==> run a <==
==> flow/design.v <==
module processor(
input   clk,
input   rst,
input   inst_valid,
input   [63:0] p_rdata,
output  reg [31:0] p_wdata,
output  reg done
    );
parameter IDLE = 0;
parameter INST = 1;
parameter ADD  = 2;
parameter SUB  = 3;
parameter MUL  = 4;
parameter TRAN = 5;
parameter DET  = 6;
parameter DONE = 7;
reg [2:0] state,n_state;
reg [4:0] inst;
reg  [6:0] A_0,A_1,A_2,A_3,B_0,B_1,B_2,B_3;
always@(posedge clk or posedge rst) begin
    if(rst) begin
        state <= 0;
    end
    else begin
        state <= n_state;
    end
end
always@(*) begin
    case(state)
    IDLE:begin
        n_state =(inst_valid == 1)? INST : IDLE; 
    end
    INST:begin
        case(inst)
            5'b00001:   n_state = ADD;
            5'b00010:   n_state = SUB;
            5'b00100:   n_state = MUL;
            5'b01000:   n_state = TRAN;
            5'b10000:   n_state = DET;
            default:     n_state = IDLE;
        endcase
    end
    ADD:begin
        n_state = DONE;
    end
    SUB:begin
        n_state = DONE;
    end
    MUL:begin
        n_state = DONE;
    end
    TRAN:begin
        n_state = DONE;
    end
    DET:begin
        n_state = DONE;
    end
    DONE:begin
        n_state = IDLE;
    end
    default:begin
        n_state = IDLE;
    end
    endcase
end
always@(posedge clk) begin
    case(state)
    IDLE:begin
         p_wdata <= 0;
         done    <= 0;
         inst <= (inst_valid == 1)? p_rdata[60:56] : 5'd0;
         A_0  <= (inst_valid == 1)? p_rdata[6:0] : 7'd0;
         A_1  <= (inst_valid == 1)? p_rdata[13:7] : 7'd0;
         A_2  <= (inst_valid == 1)? p_rdata[20:14] : 7'd0;
         A_3  <= (inst_valid == 1)? p_rdata[27:21] : 7'd0;
         B_0  <= (inst_valid == 1)? p_rdata[34:28] : 7'd0;
         B_1  <= (inst_valid == 1)? p_rdata[41:35] : 7'd0;
         B_2  <= (inst_valid == 1)? p_rdata[48:42] : 7'd0;
         B_3  <= (inst_valid == 1)? p_rdata[55:49] : 7'd0;
    end
    INST:begin
    end
    ADD:begin
        p_wdata[6:0]   <= A_0 + B_0;
        p_wdata[13:7]  <= A_1 + B_1;
        p_wdata[20:14] <= A_2 + B_2;
        p_wdata[27:21] <= A_3 + B_3;
        p_wdata[31:28] <= 4'd0;
        done <= 1;
    end
    SUB:begin
        p_wdata[6:0]   <= A_0 - B_0;
        p_wdata[13:7]  <= A_1 - B_1;
        p_wdata[20:14] <= A_2 - B_2;
        p_wdata[27:21] <= A_3 - B_3;
        p_wdata[31:28] <= 4'd0;
        done <= 1;
    end
    MUL:begin
        p_wdata[6:0]     <= (A_0 * B_0) + (A_1 * B_2);
        p_wdata[13:7]    <= (A_0 * B_1) + (A_1 * B_3);
        p_wdata[20:14]   <= (A_2 * B_0) + (A_3 * B_2);
        p_wdata[27:21]   <= (A_2 * B_1) + (A_3 * B_3);
        p_wdata[31:28] <= 4'd0;
        done <= 1;
    end
    TRAN:begin
        p_wdata[6:0]     <= A_0;
        p_wdata[13:7]    <= A_2;
        p_wdata[20:14]   <= A_1;
        p_wdata[27:21]   <= A_3; 
        p_wdata[31:28] <= 4'd0;
        done <= 1;
    end
    DET:begin
        p_wdata[6:0]     <= (A_0 * A_3) - (A_1 * A_2);
        p_wdata[31:6] <= 25'd0;
        done <= 1;
    end
    DONE:begin
        done <= 0;
    end
    default:begin
        p_wdata <= 0;
        done    <= 0;
    end
    endcase
end
endmodule
module controller(
input clk,
input rst,
input done,
input  [31:0] p_wdata,
input  [31:0] b_rdata,
output reg [31:0] b_wdata,
output [63:0] p_rdata,
output reg [31:0] addr,
output reg inst_valid,
output reg [3:0] we,
output reg en
    );
parameter bram_base_addr   = 32'h00000000;  
parameter result_base_addr   =  32'h00000000 ; 
parameter RESET_1     = 0;
parameter RESET_2     = 1;
parameter IDLE      = 2;
parameter R_BEGIN_1 = 3;
parameter R_BEGIN_2 = 4;
parameter READ_1    = 5;
parameter READ_2    = 6;
parameter READ_3    = 7;
parameter READ_4    = 8;
parameter WAIT      = 9;
parameter WRITE_1   = 10;
parameter WRITE_2   = 11;
reg [31:0] data1,data2;
reg start;
reg [3:0]  state,n_state;
reg [31:0] counter_r,counter_w;
reg [31:0] count,count_goal;
assign   p_rdata = {data2,data1};
always@(posedge clk or posedge rst) begin
    if(rst) begin
        state <= RESET_1;
    end
    else begin
        state <= n_state;
    end
end
always@(*) begin
    case(state)
        RESET_1:begin
            n_state = RESET_2;
        end
        RESET_2:begin
            n_state = (count == count_goal)? IDLE : RESET_2;
        end
        IDLE:begin
            n_state = (start)? READ_1 : R_BEGIN_1;
        end
        R_BEGIN_1:begin
             n_state = R_BEGIN_2;
        end
        R_BEGIN_2:begin
             n_state = IDLE;
        end
        READ_1:begin
            n_state = READ_2;
        end
        READ_2:begin
            n_state = READ_3;
        end
        READ_3:begin
            n_state = READ_4;
        end
        READ_4:begin
            n_state = WAIT;
        end
        WAIT:begin
            n_state = (done)? WRITE_1 : WAIT;
        end
        WRITE_1:begin
            n_state = WRITE_2;
        end
        WRITE_2:begin
            n_state = IDLE;
        end 
        default: begin
            n_state = IDLE;
        end 
    endcase
end
always@(posedge clk) begin
    case(state)
        RESET_1:begin
            inst_valid <= 0;
            counter_r    <= 32'd4;
            counter_w    <= 32'd40;
            addr       <= 0;
            we         <= 4'h0;
            en         <= 0;
            start      <= 0;
            data1      <= 0;
            data2      <= 0;
            count      <= 0;
            count_goal <=15; 
            b_wdata    <= 0;
        end 
        RESET_2:begin
            en         <= (count == count_goal)? 1:0;
            count      <= (count == count_goal)? 0 : count +1;
        end
        IDLE:begin
            addr <= (start)? bram_base_addr + counter_r : bram_base_addr;
            we   <= 0;
        end
        R_BEGIN_1:begin
             addr <= addr;
        end
        R_BEGIN_2:begin
              start <= (b_rdata[31] == 1)? 1:0;
        end
        READ_1:begin
            addr <= addr;
            counter_r <= counter_r + 32'd4;
        end
        READ_2:begin
            data1  <= b_rdata;
            addr <= bram_base_addr + counter_r;
        end
        READ_3:begin
            addr <= addr;
            counter_r <= counter_r + 32'd4;
        end
        READ_4:begin
            data2  <= b_rdata;
            counter_r <= counter_r + 32'd4;
        end
        WAIT:begin
            inst_valid <= 1;
            b_wdata    <= (done == 1)? p_wdata : 0;
        end
        WRITE_1:begin
            inst_valid <= 0;
            addr <= result_base_addr + counter_w;
            we   <= 4'hf;
        end
        WRITE_2:begin
            counter_w    <= counter_w + 32'd4;
            we   <= 4'hf;
            start <= 0;
        end 
        default: begin
            inst_valid <= 0;
            counter_r    <= 32'd4;
            counter_w    <= 32'd40;
            addr       <= 0;
            we         <= 4'h0;
            en         <= 0;
            start      <= 0;
            data1      <= 0;
            data2      <= 0;
            count      <= 0;
            count_goal <=15; 
            b_wdata    <= 0;
        end 
    endcase
end
endmodule
`timescale 1ns / 1ps
module top(
input clk,
input rst,
input  [31:0] b_rdata,
output [31:0] b_wdata,
output [31:0] addr,
output [3:0] we,
output en,
output rstout
    );
wire inst_valid;
wire [63:0] p_rdata;
wire [31:0] p_wdata;
wire done;
assign rstout = ~rst;
processor po(
        .clk(clk),
        .rst(rstout),
        .inst_valid(inst_valid),
        .p_rdata(p_rdata),
        .p_wdata(p_wdata),
        .done(done)
    );
controller co(
        .clk(clk),
        .rst(rstout),
        .done(done),
        .p_wdata(p_wdata),
        .b_rdata(b_rdata),
        .b_wdata(b_wdata),   
        .p_rdata(p_rdata),
        .addr(addr),
        .inst_valid(inst_valid),
        .we(we),
        .en(en)
    );
endmodule
==> flow/run.sh <==
#!/bin/bash
# the make line also repeats each setting of config.mk as NAME=value (left out here)
make -C /OpenROAD-flow-scripts/flow DESIGN_CONFIG=/design/flow/config.mk WORK_HOME=/design/flow/orfs CLKGATE_MAP_FILE= finish
==> flow/config.mk <==
export PLATFORM = sky130hd
export DESIGN_NAME = top
export DESIGN_NICKNAME = top
export VERILOG_FILES = /design/flow/design.v
export SDC_FILE = /design/flow/constraint.sdc
export NUM_CORES = 4
export LEC_CHECK = 0
export CAP_MARGIN = 15
export CELL_PAD_IN_SITES_DETAIL_PLACEMENT = 1
export CELL_PAD_IN_SITES_GLOBAL_PLACEMENT = 0
export CORE_ASPECT_RATIO = 1.76
export CORE_MARGIN = 9
export CORE_UTILIZATION = 22
export CTS_CLUSTER_SIZE = 28
export HOLD_SLACK_MARGIN = 0.03
export MAX_ROUTING_LAYER = met4
export MIN_ROUTING_LAYER = met2
export SETUP_SLACK_MARGIN = -0.44
export SLEW_MARGIN = 20
export TNS_END_PERCENT = 65
==> flow/constraint.sdc <==
create_clock -name core_clock -period 6.0 [get_ports {clk}]
set_input_delay 1.2000 -clock core_clock [delete_from_list [all_inputs] [get_ports {clk}]]
set_output_delay 1.2000 -clock core_clock [all_outputs]
set_load 0.01 [all_outputs]
==> inputs of run b, as changes to run a <==
==> flow/config.mk (replaced) <==
export PLATFORM = sky130hd
export DESIGN_NAME = top
export DESIGN_NICKNAME = top
export VERILOG_FILES = /design/flow/design.v
export SDC_FILE = /design/flow/constraint.sdc
export NUM_CORES = 4
export LEC_CHECK = 0
export CAP_MARGIN = 20
export CORE_MARGIN = 2
export CORE_UTILIZATION = 72
export CTS_CLUSTER_SIZE = 40
export GPL_ROUTABILITY_DRIVEN = 1
export MAX_ROUTING_LAYER = met4
export PLACE_DENSITY = 0.64
export SLEW_MARGIN = 20
==> flow/constraint.sdc (replaced) <==
create_clock -name core_clock -period 4.57 [get_ports {clk}]
set_input_delay 0.9140 -clock core_clock [delete_from_list [all_inputs] [get_ports {clk}]]
set_output_delay 0.9140 -clock core_clock [all_outputs]
set_load 0.01 [all_outputs]
==> inputs of run c, as changes to run a <==
==> flow/config.mk (replaced) <==
export PLATFORM = sky130hd
export DESIGN_NAME = top
export DESIGN_NICKNAME = top
export VERILOG_FILES = /design/flow/design.v
export SDC_FILE = /design/flow/constraint.sdc
export NUM_CORES = 4
export LEC_CHECK = 0
export ABC_AREA = 1
export CAP_MARGIN = 20
export CORE_MARGIN = 2
export CORE_UTILIZATION = 71
export SLEW_MARGIN = 20
==> flow/constraint.sdc (replaced) <==
create_clock -name core_clock -period 7.03 [get_ports {clk}]
set_input_delay 1.4060 -clock core_clock [delete_from_list [all_inputs] [get_ports {clk}]]
set_output_delay 1.4060 -clock core_clock [all_outputs]
set_load 0.01 [all_outputs]
==> reports/results.ini <==
[run_status]
status = no timing/DRC/antenna violations

[route]
wl_met2_mm = 29.2

[critical_path]
cp_num_buf_inv = 5

[global_routing]
grt_util_met3 = 0.0743

That was run c.
==> reports/results.ini <==
[critical_path]
cp-start-kind = flop
cp_num_buf_inv = 5

[global_routing]
grt_util_met3 = 0.248

[run_status]
status = no timing/DRC/antenna violations

[clock_network]
root_buffer = clkbuf_16

That was run a.
==> reports/results.ini <==
[final_timing]
setup_viol = 12
finalWorstSetupSlack_ns = -0.805

[route]
wl_met2_mm = 28.0

[run_status]
violations = setup timing
status = failed layout checks

That was run b.
